Design lc4_core, start of the top module:
module lc4_core
   (input  wire        clk,
    input  wire        rst,
    output wire [15:0] o_cur_pc,
    input  wire [15:0] i_cur_insn,
    output wire [15:0] o_dmem_addr,
    input  wire [15:0] i_cur_dmem_data,
    output wire        o_dmem_we,
    output wire [15:0] o_dmem_towrite,
    output wire [1:0]  test_stall,
    output wire [15:0] test_cur_pc,
    output wire [15:0] test_cur_insn,
    output wire        test_regfile_we,
    output wire [2:0]  test_regfile_wsel,
    output wire [15:0] test_regfile_data,
    output wire        test_nzp_we,
    output wire [2:0]  test_nzp_new_bits,
    output wire        test_dmem_we,
    output wire [15:0] test_dmem_addr,
    output wire [15:0] test_dmem_data
    );
For scale: roughly 520 flip-flops, ~170 I/O pins, roughly 46000 um2 of cells after synthesis.
make LEC_CHECK=0 CAP_MARGIN=20 CORE_MARGIN=2 CORE_UTILIZATION=66 MAX_ROUTING_LAYER=met4 SETUP_SLACK_MARGIN=5.0 SLEW_MARGIN=20 finish   # period 37.0 ns
run.sh (not shown) runs the stock make flow with config.mk's settings and CLKGATE_MAP_FILE=.
The baseline died in global routing (5_1_grt) with GRT-0232.
Then changed:
ABC_AREA = 1   (was default)
CORE_UTILIZATION = 58   (was 66)
CTS_CLUSTER_DIAMETER = 262   (was default)
MAX_ROUTING_LAYER = default   (was met4)
TNS_END_PERCENT = 5   (was default)
clock period = 25.6 ns   (was 37.0 ns; I/O delays follow)
Effect:
- This time the run finished but failed the layout checks on negative setup slack
- die size rises by a few percent
- area after synthesis went down by a little under a tenth
- synthesized cell count increases by a few percent
Then changed:
CTS_CLUSTER_DIAMETER = 253   (was 262)
SETUP_SLACK_MARGIN = default   (was 5.0)
TNS_END_PERCENT = default   (was 5)
clock period = 24.7 ns   (was 25.6 ns; I/O delays follow)
The changed run finished with negative setup slack left.
Sequential cell count stays the same.
Cell area goes up by a little under a tenth.
Critical path depth is unchanged.
Non-clock buffer count goes up by 224.
Via count goes up by a few percent.
Final cell count goes up by a few percent.
Fmax goes down slightly.
Core utilization goes up by 5.4 points.
Then changed:
ABC_AREA = default   (was 1)
CORE_UTILIZATION = 40   (was 58)
CTS_CLUSTER_DIAMETER = default   (was 253)
clock period = 39.0 ns   (was 24.7 ns; I/O delays follow)
This time the run completed with no timing, DRC or antenna violations.
Core utilization is lower by 36 points.
Non-clock buffer count shrinks by 1005.
Via count falls by 7.4%.
Worst setup slack improved by 9.2 ns.
Sequential share of layout area grows by 2.3 points.
Sequential cell count does not change.
Clock-buffer cell count decreases by 3.
Then changed:
ABC_AREA = 1   (was default)
CORE_UTILIZATION = 58   (was 40)
CTS_CLUSTER_DIAMETER = 253   (was default)
clock period = 21.7 ns   (was 39.0 ns; I/O delays follow)
What happened: This time the run completed and failed the layout checks on negative setup slack. Die size is lower by 36%. Critical path depth is higher by 85. Core utilization is higher by 34 points. Hold slack gets worse by 0.013 ns. Wire length is lower by about 8%. Cell area is higher by about 11%.

---

== build 46 ==
lc4_core again, from the RTL that the note above started with.
clock: 22.2 ns
lec_check: 0
abc_area: 1
cap_margin: 20
core_margin: 2
core_utilization: 58
cts_cluster_size: 98
gpl_routability_driven: 1
gpl_timing_driven: 1
hold_slack_margin: 0.3
place_density: 0.41
setup_slack_margin: 0.56
slew_margin: 20
tns_end_percent: 5
Completing all stages was not enough for build 46: its layout failed the final checks because of negative setup slack.
Setup changes, build 46 to build 65
- SETUP_SLACK_MARGIN now 5.0, was 0.56
- CORE_UTILIZATION now 57, was 58
- TNS_END_PERCENT no longer set, was 5
- HOLD_SLACK_MARGIN no longer set, was 0.3
- PLACE_DENSITY now 0.47, was 0.41
- the clock period (ns, I/O delays scaled along) now 35.3, was 22.2
Findings:
Looking across build 46 and build 65, the single run that reached the end with no open violations was build 65. Summary — relative slew slack, build 65 relative to build 46: lower, by 1.0 points. Diff build 46 -> build 65 | global-route usage | decrease of 2.9 points. Build 65 vs build 46 — maximum net fanout on the critical path dropped 10. Against build 46 as the reference, build 65 delivers a lower count of buffers not belonging to the clock network in the layout.
Modified inputs, build 36 compared to build 65
- a deleted PLACE_DENSITY that had been 0.47
- an added PLACE_DENSITY_LB_ADDON of 0.24
- an added MAX_ROUTING_LAYER of met4
- a change of CORE_UTILIZATION from 57 to 72
- a change of the clock period (ns, I/O delays scaled along) from 35.3 to 32.2
Build 36 did not make it past global routing (5_1_grt), where a tool error ended it.
Diff build 65 -> build 36: final HPWL from detailed placement went down; post-synthesis share of cell area spent on and-or and or-and gates neither gained nor lost much; pre-CTS setup slack lost 290 ps; die area went down 16,000 um^2.
Core utilization at floorplan delta for build 36 relative to build 65: 15 points higher
Gate count of the mapped netlist: build 36 vs build 65 identical
> inputs changed (build 36 -> build 10)
- TNS_END_PERCENT now 5, previously not set
- CORE_UTILIZATION now 64, was 72
- SETUP_SLACK_MARGIN no longer set, was 5.0
- PLACE_DENSITY_LB_ADDON no longer set, was 0.24
- PLACE_DENSITY now 0.47, previously not set
- the clock period (ns, I/O delays scaled along) now 31.4, was 32.2
## What came out
- Final checks on build 10, whose flow otherwise completed, came back failing, citing negative setup slack.
- | placed wire-length estimate | build 10 vs build 36 | about 9% higher |
- Diff build 10..build 36 | number of flip-flops and latches in the synthesized netlist | unchanged
- I/O pin count came out exactly the same in build 36 and build 10.
- Synthesized area came out exactly the same in build 36 and build 10.
- Build 10 vs. build 36: number of gates resized after CTS fell by 258, post-CTS setup-driven buffer insertion count fell by 336, number of sinks on the clock net stayed essentially flat.
- Between build 36 and build 10, the number of standard cells after synthesis figures differ only marginally.
- Max floorplan row count across build 36 and build 10: build 10
- Compared build 10 vs build 36, and vertical die dimension is up in build 10.
- | area enclosed by the die boundary | build 10 vs build 36 | worse |
